// Runner2048
module Runner2048 (board_clk, VGA_R, VGA_G, VGA_B, hsync, vsync, clk, blank_n, rst, inputnums);
input board_clk, rst; 
input [3:0] inputnums; 
output hsync, vsync, clk, blank_n;
wire ce;  
clock_converter clocks(board_clk, rst, clk, ce);  
wire [9:0] xCount; 
wire [9:0] yCount;
wire ScreenArea;
VGA_Controller VGA(board_clk, rst, ce, xCount, yCount, ScreenArea, hsync, vsync, blank_n);
output reg [7:0]VGA_R, VGA_G, VGA_B;
reg R;
reg G;
reg B;
reg Rn, Gn, Bn;  
wire game_over;
wire win;
wire game_over_text = 1'b0;  
wire win_text = 1'b0;  
reg [11:0] row0[3:0];
reg [11:0] row1[3:0];
reg [11:0] row2[3:0];
reg [11:0] row3[3:0];
assign game_over = ((row0[0] !== row0[1]) && (row0[0] !== row1[0]) && (row0[1] !== row1[1]) && (row0[1] !== row0[2]) &&(row0[2] !== row1[2]) &&
	(row0[2] !== row0[3]) && (row0[3] !== row1[3]) && (row1[0] !== row1[1]) && (row1[0] !== row2[0]) && (row1[1] !== row2[1]) && 
	(row1[1] !== row1[2]) && (row1[2] !== row1[3]) && (row1[2] !== row2[2]) && (row1[3] !== row2[3]) && (row2[0] !== row2[1]) && 
	(row2[0] !== row3[0]) && (row2[1] !== row2[2]) && (row2[1] !== row3[1]) && (row2[2] !== row3[2]) && (row2[2] !== row2[3]) && 
	(row2[3] !== row3[3]) && (row3[0] !== row3[1]) && (row3[1] !== row3[2]) && (row3[2] !== row3[3])&&(row0[0] !== 0)&&
	(row0[1] !== 0)&&(row0[2] !== 0)&&(row0[3] !== 0)&&(row1[0] !== 0)&&(row1[1] !== 0)
	&&(row1[2] !== 0)&&(row1[3] !== 0)&&(row2[0] !== 0)&&(row2[1] !== 0)&&(row2[2] !== 0)
	&&(row2[3] !== 0)&&(row3[0] !== 0)&&(row3[1] !== 0)&&(row3[2] !== 0)&&(row3[3] !== 0));
assign win = ((row0[0] == 256) || (row0[1] == 256) || (row0[2] == 256) || (row0[3] == 256) || (row1[0] == 256) || (row1[1] == 256) || (row1[2] == 256) || (row1[3] == 256) || 
(row2[0] == 256) || (row2[1] == 256) || (row2[2] == 256) || (row2[3] == 256) || (row3[0] == 256) || (row3[1] == 256) || (row3[2] == 256) || (row3[3] == 256));
wire [15:0] squares1;
blocks bloc(board_clk, rst, ce, xCount,yCount,squares1);
reg [15:0]squares;
integer i;
integer a;
always @(posedge board_clk or posedge rst)
	begin
		if (rst)
			squares <= 16'd0;
		else if (ce)
			squares <= squares1;
	end
always @(*)
	begin
		if (game_over == 1'b0)
			begin
				if (win == 1'b0)
					begin
						Rn = 1'b0;
						Gn = 1'b0;
						Bn = 1'b0;
						for (i = 0; i < 4; i = i + 1) begin
							if(row0[i] == 0) begin
  ...
clock: 20.0 ns
lec_check: 0
abc_area: 0
cap_margin: 5
cell_pad_in_sites_detail_placement: 2
cell_pad_in_sites_global_placement: 1
core_aspect_ratio: 0.64
core_margin: 2
core_utilization: 40
cts_cluster_diameter: 334
gpl_routability_driven: 1
gpl_timing_driven: 0
hold_slack_margin: 0.23
max_routing_layer: met4
min_routing_layer: met2
setup_slack_margin: 2.13
slew_margin: 40
tns_end_percent: 40
run.sh (not shown) runs the stock make flow with config.mk's settings and CLKGATE_MAP_FILE=.
The starting point did not get past 5_1_grt with GRT-0116.
Then changed:
ABC_AREA = 1   (was 0)
CAP_MARGIN = 20   (was 5)
CELL_PAD_IN_SITES_DETAIL_PLACEMENT = 1   (was 2)
CORE_ASPECT_RATIO = unset   (was 0.64)
CORE_MARGIN = 6   (was 2)
CORE_UTILIZATION = 39   (was 40)
CTS_CLUSTER_DIAMETER = 152   (was 334)
GPL_ROUTABILITY_DRIVEN = unset   (was 1)
HOLD_SLACK_MARGIN = unset   (was 0.23)
MAX_ROUTING_LAYER = unset   (was met4)
PLACE_DENSITY_LB_ADDON = 0.21   (was unset)
SETUP_SLACK_MARGIN = unset   (was 2.13)
SLEW_MARGIN = 20   (was 40)
TNS_END_PERCENT = 35   (was 40)
Outcome: The new run failed in 5_1_grt (GRT-0116). Area after synthesis rose by 3.6%. Synthesized cell count is higher by 36%. Die area increases by 11%.
Then changed:
CELL_PAD_IN_SITES_DETAIL_PLACEMENT = unset   (was 1)
CELL_PAD_IN_SITES_GLOBAL_PLACEMENT = unset   (was 1)
CORE_MARGIN = 2   (was 6)
CORE_UTILIZATION = 72   (was 39)
CTS_CLUSTER_DIAMETER = 397   (was 152)
GPL_TIMING_DRIVEN = unset   (was 0)
MIN_ROUTING_LAYER = unset   (was met2)
PLACE_DENSITY_LB_ADDON = unset   (was 0.21)
TNS_END_PERCENT = unset   (was 35)
clock period = 10.7 ns   (was 20.0 ns; I/O delays follow)
Result:
- The changed run completed without violations
- synthesized area is unchanged
- die size falls by well over a third
- synthesized cell count does not change
Then changed:
ABC_AREA = unset   (was 1)
CORE_UTILIZATION = 65   (was 72)
CTS_CLUSTER_DIAMETER = unset   (was 397)
TNS_END_PERCENT = 5   (was unset)
clock period = 15.5 ns   (was 10.7 ns; I/O delays follow)
What happened: The new run produced a clean layout; setup slack improved by 3.8 ns; design area fell by about 3.6%; routed wire length fell by about 7%; core utilization fell by 7.3 points; die size rose by 6.8%; critical path depth stays the same; clock power fell by 35%; sequential power fell by 48%; global-route usage fell by 7.5 points.

========
## amber
Starting RTL as in the previous note.
Design Runner2048, start of the top module:
module Runner2048 (board_clk, VGA_R, VGA_G, VGA_B, hsync, vsync, clk, blank_n, rst, inputnums);
input board_clk, rst; 
input [3:0] inputnums; 
output hsync, vsync, clk, blank_n;
wire ce;  
clock_converter clocks(board_clk, rst, clk, ce);  
wire [9:0] xCount; 
wire [9:0] yCount;
wire ScreenArea;
VGA_Controller VGA(board_clk, rst, ce, xCount, yCount, ScreenArea, hsync, vsync, blank_n);
output reg [7:0]VGA_R, VGA_G, VGA_B;
reg R;
reg G;
reg B;
reg Rn, Gn, Bn;  
wire game_over;
wire win;
wire game_over_text = 1'b0;  
wire win_text = 1'b0;  
reg [11:0] row0[3:0];
reg [11:0] row1[3:0];
reg [11:0] row2[3:0];
reg [11:0] row3[3:0];
assign game_over = ((row0[0] !== row0[1]) && (row0[0] !== row1[0]) && (row0[1] !== row1[1]) && (row0[1] !== row0[2]) &&(row0[2] !== row1[2]) &&
	(row0[2] !== row0[3]) && (row0[3] !== row1[3]) && (row1[0] !== row1[1]) && (row1[0] !== row2[0]) && (row1[1] !== row2[1]) && 
	(row1[1] !== row1[2]) && (row1[2] !== row1[3]) && (row1[2] !== row2[2]) && (row1[3] !== row2[3]) && (row2[0] !== row2[1]) && 
	(row2[0] !== row3[0]) && (row2[1] !== row2[2]) && (row2[1] !== row3[1]) && (row2[2] !== row3[2]) && (row2[2] !== row2[3]) && 
	(row2[3] !== row3[3]) && (row3[0] !== row3[1]) && (row3[1] !== row3[2]) && (row3[2] !== row3[3])&&(row0[0] !== 0)&&
	(row0[1] !== 0)&&(row0[2] !== 0)&&(row0[3] !== 0)&&(row1[0] !== 0)&&(row1[1] !== 0)
	&&(row1[2] !== 0)&&(row1[3] !== 0)&&(row2[0] !== 0)&&(row2[1] !== 0)&&(row2[2] !== 0)
	&&(row2[3] !== 0)&&(row3[0] !== 0)&&(row3[1] !== 0)&&(row3[2] !== 0)&&(row3[3] !== 0));
assign win = ((row0[0] == 256) || (row0[1] == 256) || (row0[2] == 256) || (row0[3] == 256) || (row1[0] == 256) || (row1[1] == 256) || (row1[2] == 256) || (row1[3] == 256) || 
(row2[0] == 256) || (row2[1] == 256) || (row2[2] == 256) || (row2[3] == 256) || (row3[0] == 256) || (row3[1] == 256) || (row3[2] == 256) || (row3[3] == 256));
wire [15:0] squares1;
blocks bloc(board_clk, rst, ce, xCount,yCount,squares1);
reg [15:0]squares;
integer i;
integer a;
always @(posedge board_clk or posedge rst)
	begin
		if (rst)
			squares <= 16'd0;
		else if (ce)
			squares <= squares1;
	end
always @(*)
	begin
		if (game_over == 1'b0)
			begin
				if (win == 1'b0)
					begin
						Rn = 1'b0;
  ...
==> flow/config.mk <==
export PLATFORM = sky130hd
export DESIGN_NAME = Runner2048
export DESIGN_NICKNAME = Runner2048
export VERILOG_FILES = /design/flow/design.v
export SDC_FILE = /design/flow/constraint.sdc
export NUM_CORES = 4
export LEC_CHECK = 0
export CAP_MARGIN = 15
export CORE_MARGIN = 2
export CORE_UTILIZATION = 70
export CTS_CLUSTER_SIZE = 30
export SETUP_SLACK_MARGIN = 1.22
export SLEW_MARGIN = 20
==> flow/constraint.sdc <==
create_clock -name core_clock -period 4.82 [get_ports {board_clk}]
set_input_delay 0.9640 -clock core_clock [delete_from_list [all_inputs] [get_ports {board_clk}]]
set_output_delay 0.9640 -clock core_clock [all_outputs]
set_load 0.01 [all_outputs]
The log for amber ends in 5_1_grt with error GRT-0232, so the run never completed.
Input changes introduced in delta (baseline for comparison: amber):
- a change of SETUP_SLACK_MARGIN from 1.22 to 1.28
- an added MAX_ROUTING_LAYER of met4
- a deleted CTS_CLUSTER_SIZE that had been 30
- a change of CAP_MARGIN from 15 to 20
- a change of the clock period (ns, I/O delays scaled along) from 4.82 to 4.88
==> comparison <==
Compared amber against delta; number of enable flip-flop cells within noise. Diff amber..delta | chip area estimate from yosys synthesis | unchanged. delta -> amber: number of core rows delta 0, exact match. delta — number of buffers inserted to repair setup after CTS 41% lower, amber as reference. Sort amber and delta by total placed instance area asc -> top: delta. Of amber and delta, the run reporting the lower estimated wirelength of the detail-placed design was delta. Completing all stages was not enough for delta: its layout failed the final checks because of setup timing. Last weighted congestion value of the routability-driven placer up about 4% in delta wrt amber. Between amber and delta, worst setup slack after placement is higher for amber, delta comes in under that. The lower cell resize tally after clock tree synthesis came out of delta.
## Diff of input files: juniper against delta
- removing SETUP_SLACK_MARGIN (formerly 1.28)
- changing CORE_UTILIZATION from 70 to 16
- removing MAX_ROUTING_LAYER (formerly met4)
- changing the clock period (ns, I/O delays scaled along) from 4.88 to 25.1
Notes after the runs:
- juniper has completed all stages; timing, DRC and antenna checks passed.
- Against delta, juniper comes in 0.034 W lower on total power.
- Compared with delta, in juniper floorplan utilization now sits lower; sequential share of layout area now sits higher.
- Diff juniper and delta: number of CTS-inserted buffers higher in delta
- Sort juniper and delta by number of ordinary and repair buffers in the finished layout asc -> top: juniper
- Of juniper and delta, the lower worst hold slack across all endpoints belongs to juniper.
- delta vs juniper, startpoint of the worst setup timing path: vert2[2][1] vs inputnums[1]
- Fraction of area in multi-input gates ended up 0.98 points lower on juniper than on delta.
- Core utilization: juniper lower than delta
- Count of nets after finishing in juniper is 465 lower than in delta
- On post-synthesis to final-layout area growth, the higher figure sits with delta, not juniper.
- delta has lower pre-CTS worst setup slack than juniper.
Input-level comparison between umber and juniper:
- a change of CORE_UTILIZATION from 16 to 66
- a change of the clock period (ns, I/O delays scaled along) from 25.1 to 7.55
==> comparison <==
- umber vs. juniper: area of the chip went down; vertical extent of the die went down; pin count of the biggest net entering global routing went down; minimum setup slack in the final design went down; global-route wire length before repair went down.
--- input diff umber..tundra ---
- CORE_UTILIZATION now 65, was 66
- SETUP_SLACK_MARGIN now 1.22, previously not set
- the clock period (ns, I/O delays scaled along) now 4.82, was 7.55
Results
For tundra, the worst setup path endpoint was vert3[3][10], unlike umber, where it was vert3[3][8]. Total power draw was lower in the run labelled umber. Between umber and tundra, overall die width increased. NOTE: required time of the critical path in tundra falls short of that of umber. From umber to tundra the numbers moved as follows: total number of vias now sits higher; combinational group share of total power rose 9.6 points; transition time at the pin with the least slew margin -0.071 ns. Cell count, tundra and umber, lower one = umber. Looking at design area, tundra sits 15% above umber. [tundra] minimum hold slack rose 0.010 ns relative to umber. Diff tundra..umber | synthesized area | unchanged.
Power figures rest on the tool's default switching activity, not on a simulated workload.
